==> flow/design.v <==
module gcd (
    input  logic        clk_i,
    input  logic        rst_i,
    input  logic        start_i,
    input  logic [31:0] a_i,
    input  logic [31:0] b_i,
    output logic        busy_o,
    output logic        valid_o,
    output logic [31:0] result_o
);
    logic [31:0] a, a_nxt;
    logic [31:0] b, b_nxt;
    logic [5:0]  k, k_nxt;           
    logic [31:0] result, result_nxt;
    typedef enum logic [3:0] {
        IDLE       = 4'b0000,
        LOAD       = 4'b0001,
        CHK_ZERO   = 4'b0010,
        FACTOR2    = 4'b0011,
        STRIP_A    = 4'b0100,
        STRIP_B    = 4'b0101,
        CMP        = 4'b0110,
        SUB        = 4'b0111,
        DONE       = 4'b1000
    } state_t;
    state_t state, state_nxt;
    logic a_is_zero, b_is_zero;
    logic both_even, a_even, b_even;
    logic a_gt_b;
    logic b_will_be_zero;           
    assign a_is_zero = (a == 0);
    assign b_is_zero = (b == 0);
    assign both_even = (a[0] == 0) && (b[0] == 0);
    assign a_even    = (a[0] == 0);
    assign b_even    = (b[0] == 0);
    assign a_gt_b    = (a > b);
    logic load_inputs, inc_k, shift_a, shift_b, swap, set_res;
    always_comb begin
        state_nxt   = state;
        load_inputs = 1'b0;
        inc_k       = 1'b0;
        shift_a     = 1'b0;
        shift_b     = 1'b0;
        swap        = 1'b0;
        set_res     = 1'b0;
        a_nxt      = a;
        b_nxt      = b;
        k_nxt      = k;
        result_nxt = result;
        b_will_be_zero = 1'b0;
        case (state)
            IDLE: begin
                if (start_i) begin
                    load_inputs = 1'b1;           
                    state_nxt   = LOAD;
                end
            end
            LOAD: begin
                a_nxt = a_i;                      
                b_nxt = b_i;
                k_nxt = 6'd0;                     
                state_nxt = CHK_ZERO;
            end
            CHK_ZERO: begin
                if (a_is_zero && b_is_zero) begin
                    set_res     = 1'b1;
                    result_nxt  = 32'd0;
                    state_nxt   = DONE;
                end else if (a_is_zero) begin
                    set_res     = 1'b1;
                    result_nxt  = b;
                    state_nxt   = DONE;
                end else if (b_is_zero) begin
                    set_res     = 1'b1;
                    result_nxt  = a;
                    state_nxt   = DONE;
                end else begin
                    state_nxt = FACTOR2;
                end
            end
            FACTOR2: begin
                if (both_even) begin
                    shift_a = 1'b1;
                    shift_b = 1'b1;
                    inc_k   = 1'b1;
                    a_nxt = a >> 1;
                    b_nxt = b >> 1;
                    k_nxt = k + 1'b1;
                    state_nxt = FACTOR2;           
                end else begin
                    state_nxt = STRIP_A;
                end
            end
            STRIP_A: begin
                if (a_even) begin
                    shift_a = 1'b1;
                    a_nxt   = a >> 1;
                    state_nxt = STRIP_A;
                end else begin
                    state_nxt = STRIP_B;
                end
            end
            STRIP_B: begin
                if (b_even) begin
                    shift_b = 1'b1;
                    b_nxt   = b >> 1;
                    state_nxt = STRIP_B;
                end else begin
                    state_nxt = CMP;
                end
            end
            CMP: begin
                if (a_gt_b) begin
                    swap  = 1'b1;
                    a_nxt = b;
                    b_nxt = a;
                end
                state_nxt = SUB;
            end
            SUB: begin
                b_nxt = b - a;                      
                b_will_be_zero = (b_nxt == 0);
                if (b_will_be_zero) begin
                    set_res     = 1'b1;
                    result_nxt  = a << k;         
                    state_nxt   = DONE;
                end else begin
                    state_nxt = STRIP_B;
                end
            end
            DONE: begin
                state_nxt = IDLE;                  
            end
            default: state_nxt = IDLE;            
        endcase
    end
    always_ff @(posedge clk_i or posedge rst_i) begin
        if (rst_i) begin
            a      <= 32'd0;
            b      <= 32'd0;
            k      <= 6'd0;
            result <= 32'd0;
        end else begin
            a      <= a_nxt;
            b      <= b_nxt;
            k      <= k_nxt;
            result <= result_nxt;
        end
    end
    always_ff @(posedge clk_i or posedge rst_i) begin
        if (rst_i)
            state <= IDLE;
        else
            state <= state_nxt;
    end
    always_ff @(posedge clk_i or posedge rst_i) begin
        if (rst_i) begin
            busy_o   <= 1'b0;
            valid_o  <= 1'b0;
            result_o <= 32'd0;
        end else begin
            busy_o   <= (state != IDLE) && (state != DONE);
            valid_o  <= set_res;                
            result_o <= result_nxt;
        end
    end
endmodule
make LEC_CHECK=0 CAP_MARGIN=20 CORE_MARGIN=2 CORE_UTILIZATION=72 CTS_CLUSTER_DIAMETER=26 PLACE_DENSITY_LB_ADDON=0.26 SLEW_MARGIN=20 finish   # period 3.96 ns
run.sh (not shown) runs the stock make flow with config.mk's settings and CLKGATE_MAP_FILE=.
The starting point finished but fails on negative setup slack.
Edit:
Settings changed: CTS_CLUSTER_SIZE set to 36, SETUP_SLACK_MARGIN set to 1.1.
Outcome:
- With this change the flow ended with an error in global routing, error GRT-0116
- synthesized cell count stays the same
- area after synthesis stays the same
- die size stays the same
Edit:
Settings changed: CORE_UTILIZATION 72 to 40, CTS_CLUSTER_DIAMETER 26 to not set, CTS_CLUSTER_SIZE 36 to not set, PLACE_DENSITY set to 0.6, PLACE_DENSITY_LB_ADDON 0.26 to not set, SETUP_SLACK_MARGIN 1.1 to not set.
Clock period 3.96 ns to 5.02 ns, I/O delays scaled along.
With this change the flow ran to the end with no violations.
Area after synthesis does not change.
Die size rose by 77%.
Synthesized cell count stays the same.
Edit:
Settings changed: CORE_UTILIZATION 40 to 64, PLACE_DENSITY 0.6 to not set.
Clock period 5.02 ns to 4.16 ns, I/O delays scaled along.
What happened: The changed run ran to the end with violations: negative setup slack. Sequential share of layout area is lower by 1.3 points. Synthesized cell count is unchanged. Design area rises by 5.5%. Setup slack gets worse by 410 ps. Utilization grows by 34 points. Cell count came out lower by 4.1%. Non-clock buffer count goes up by 70. Fmax increases by 10%. Via count rises by 9.6%.
Edit:
Settings changed: CORE_UTILIZATION 64 to 61, PLACE_DENSITY set to 0.6.
Clock period 4.16 ns to 5.02 ns, I/O delays scaled along.
Result: The changed run completed without violations; clock skew hardly moves; global-route usage went down by 3.4 points; design area went down by 7.6%; hold slack hardly moves; worst setup slack improves by 590 ps; first-iteration DRC count went down by 32%; fmax went down by about 6%; routed wire length went down by about 9%; via count went down by 7.4%.
Edit:
Settings changed: ABC_AREA set to 1, CORE_UTILIZATION 61 to 68, PLACE_DENSITY 0.6 to 0.37, TNS_END_PERCENT set to 15.
Clock period 5.02 ns to 3.04 ns, I/O delays scaled along.
The new run completed, yet does not pass: negative setup slack.
Synthesized cell count went up by well over a third.
Wire length climbs by about a fifth.
Global-route usage is higher by 7.5 points.
Via count rises by a quarter to a third.
Clock skew hardly moves.
